Design IOTDF, start of the top module:
module IOTDF( clk, rst, in_en, iot_in, fn_sel, busy, valid, iot_out);
input          clk;
input          rst;
input          in_en;
input  [7:0]   iot_in;
input  [2:0]   fn_sel;
output         busy;
output         valid;
output [127:0] iot_out;
localparam DES_ENCRYPT = 3'b001;
localparam DES_DECRYPT = 3'b010;
localparam CRC_GEN     = 3'b011;
localparam SORT        = 3'b100;
localparam IDLE    = 2'd0;
localparam LOAD    = 2'd1;
(* fsm_encoding = "auto" *) reg [1:0]   current_state, next_state;
reg [3:0]   load_cnt, load_cnt_next;
reg         load_sel, load_sel_next;
reg [127:0] data_buf0, data_buf0_next;
reg [127:0] data_buf1, data_buf1_next;
reg [1:0]   buffer_full, buffer_full_next;
reg         compute_sel, compute_sel_next;
reg         compute_active, compute_active_next;
reg         busy_reg, busy_reg_next;
reg [127:0] result_reg, result_reg_next;
reg         valid_reg, valid_reg_next;
reg         des_start_reg, des_start_reg_next;
reg         crc_sort_start_reg, crc_sort_start_reg_next;
reg         des_en_reg, des_en_reg_next;
reg         crc_sort_en_reg, crc_sort_en_reg_next;
(* synopsys_clock_gating = "true" *) wire enable;
function automatic [127:0] write_byte;
    input [127:0] word_in;
    input [3:0]  byte_idx;
    input [7:0]  byte_value;
    begin
        write_byte = word_in;
        case (byte_idx)
            4'd0:  write_byte[7:0]       = byte_value;
            4'd1:  write_byte[15:8]      = byte_value;
            4'd2:  write_byte[23:16]     = byte_value;
            4'd3:  write_byte[31:24]     = byte_value;
            4'd4:  write_byte[39:32]     = byte_value;
  ...
For scale: roughly 5600 cells after synthesis, ~140 I/O pins, ~49000 um2 of cells after synthesis.
==> flow/config.mk <==
export PLATFORM = sky130hd
export DESIGN_NAME = IOTDF
export DESIGN_NICKNAME = IOTDF
export VERILOG_FILES = /design/flow/design.v
export SDC_FILE = /design/flow/constraint.sdc
export NUM_CORES = 4
export LEC_CHECK = 0
export CAP_MARGIN = 20
export CORE_MARGIN = 2
export CORE_UTILIZATION = 59
export CTS_CLUSTER_SIZE = 99
export SLEW_MARGIN = 20
==> flow/constraint.sdc <==
create_clock -name core_clock -period 4.88 [get_ports {clk}]
set_input_delay 0.9760 -clock core_clock [delete_from_list [all_inputs] [get_ports {clk}]]
set_output_delay 0.9760 -clock core_clock [all_outputs]
set_load 0.01 [all_outputs]
run.sh (not shown) runs the stock make flow with config.mk's settings and CLKGATE_MAP_FILE=.
The first run ran to the end with no violations.
Edit:
Settings changed: CORE_UTILIZATION 59 to 40, CTS_CLUSTER_SIZE 99 to not set.
Clock period 4.88 ns to 3.74 ns, I/O delays scaled along.
Result:
- worst setup slack degrades by 0.81 ns
- core utilization is lower by 20 points
- sequential cell count does not change
- cell area rose by about 2.8%
- die area came out higher by 47%
- via count hardly moves
- worst hold slack barely changes
- total power rises by 31%
Edit:
Settings changed: CORE_UTILIZATION 40 to 64.
The new run completed with no timing, DRC or antenna violations. Wire length goes down by 4.9%. Hold slack loses 0.058 ns. Power barely changes. Die size is lower by 37%. First-iteration DRC count went up by 7.3%. Synthesized cell count is unchanged. Register-to-register slack is better by 0.04 ns. Clock power went up by 3.4%. Area after synthesis is unchanged. Fmax rises by 1.3%. Non-clock buffer count shrinks by 42.
Edit:
Settings changed: CORE_UTILIZATION 64 to 40.
Clock period 3.74 ns to 5.0 ns, I/O delays scaled along.
=>
- global-route usage decreases by 16 points
- critical path depth increases by 2
- die size increases by 59%
- worst setup slack gets better by 0.59 ns
- cell area stays flat
- synthesized cell count is unchanged

---

## red
IOTDF again, from the RTL that the note above started with.
==> flow/design.v (excerpt) <==
module IOTDF( clk, rst, in_en, iot_in, fn_sel, busy, valid, iot_out);
input          clk;
input          rst;
input          in_en;
input  [7:0]   iot_in;
input  [2:0]   fn_sel;
output         busy;
output         valid;
output [127:0] iot_out;
localparam DES_ENCRYPT = 3'b001;
localparam DES_DECRYPT = 3'b010;
localparam CRC_GEN     = 3'b011;
localparam SORT        = 3'b100;
localparam IDLE    = 2'd0;
localparam LOAD    = 2'd1;
(* fsm_encoding = "auto" *) reg [1:0]   current_state, next_state;
reg [3:0]   load_cnt, load_cnt_next;
reg         load_sel, load_sel_next;
reg [127:0] data_buf0, data_buf0_next;
reg [127:0] data_buf1, data_buf1_next;
reg [1:0]   buffer_full, buffer_full_next;
reg         compute_sel, compute_sel_next;
reg         compute_active, compute_active_next;
reg         busy_reg, busy_reg_next;
reg [127:0] result_reg, result_reg_next;
reg         valid_reg, valid_reg_next;
reg         des_start_reg, des_start_reg_next;
reg         crc_sort_start_reg, crc_sort_start_reg_next;
reg         des_en_reg, des_en_reg_next;
reg         crc_sort_en_reg, crc_sort_en_reg_next;
(* synopsys_clock_gating = "true" *) wire enable;
function automatic [127:0] write_byte;
    input [127:0] word_in;
    input [3:0]  byte_idx;
    input [7:0]  byte_value;
    begin
        write_byte = word_in;
        case (byte_idx)
            4'd0:  write_byte[7:0]       = byte_value;
            4'd1:  write_byte[15:8]      = byte_value;
            4'd2:  write_byte[23:16]     = byte_value;
            4'd3:  write_byte[31:24]     = byte_value;
            4'd4:  write_byte[39:32]     = byte_value;
  ...
make LEC_CHECK=0 ABC_AREA=0 CAP_MARGIN=25 CELL_PAD_IN_SITES_DETAIL_PLACEMENT=1 CORE_MARGIN=6 CORE_UTILIZATION=39 CTS_CLUSTER_DIAMETER=389 GPL_ROUTABILITY_DRIVEN=1 MAX_ROUTING_LAYER=met5 MIN_ROUTING_LAYER=met1 PLACE_DENSITY=0.36 SLEW_MARGIN=20 TNS_END_PERCENT=15 finish   # period 5.51 ns
Every stage of the flow completed for red, and the final layout passed the timing, design-rule and antenna checks.
Setup changes, red to blue
- clearing MIN_ROUTING_LAYER, which used to be met1
- clearing MAX_ROUTING_LAYER, which used to be met5
- clearing ABC_AREA, which used to be 0
- clearing CELL_PAD_IN_SITES_DETAIL_PLACEMENT, which used to be 1
- clearing GPL_ROUTABILITY_DRIVEN, which used to be 1
- swapping 25 for 15 in CAP_MARGIN
- swapping 39 for 45 in CORE_UTILIZATION
- clearing CTS_CLUSTER_DIAMETER, which used to be 389
- clearing TNS_END_PERCENT, which used to be 15
- swapping 6 for 2 in CORE_MARGIN
- clearing PLACE_DENSITY, which used to be 0.36
- swapping 5.51 for 5.0 in the clock period (ns, I/O delays scaled along)
==> comparison <==
On average via count per standard cell, the higher figure sits with blue, not red.
Diff red -> blue: placed instance area shows a reduction of 400 µm²; share of the core filled with cells has increased; data arrival time of the worst path moved up; worst setup slack shows a reduction of 0.94 ns; net switching power increased 1.5%.
On all-layer global routing usage: between blue and red, it ends up higher for blue.
[compare] base=red new=blue: depth of the most critical reg-to-reg path dropped 1, maximum clock frequency decreased about 11%, area growth from synthesis to layout now smaller.
For green, these inputs were changed with respect to blue:
- CORE_UTILIZATION: 45 -> 9
- CAP_MARGIN: 15 -> 20
- the clock period (ns, I/O delays scaled along): 5.0 -> 6.84
==> comparison <==
Diff blue -> green | power drawn by the combinational cells | down by more than a quarter
Share of the clock period used by the worst path down 12 points in green wrt blue
Re number of logic gates: no difference whatsoever between blue and green.
green vs. blue: final critical-path setup slack went up, total number of vias went down.
Power and IR drop assume default switching activity.
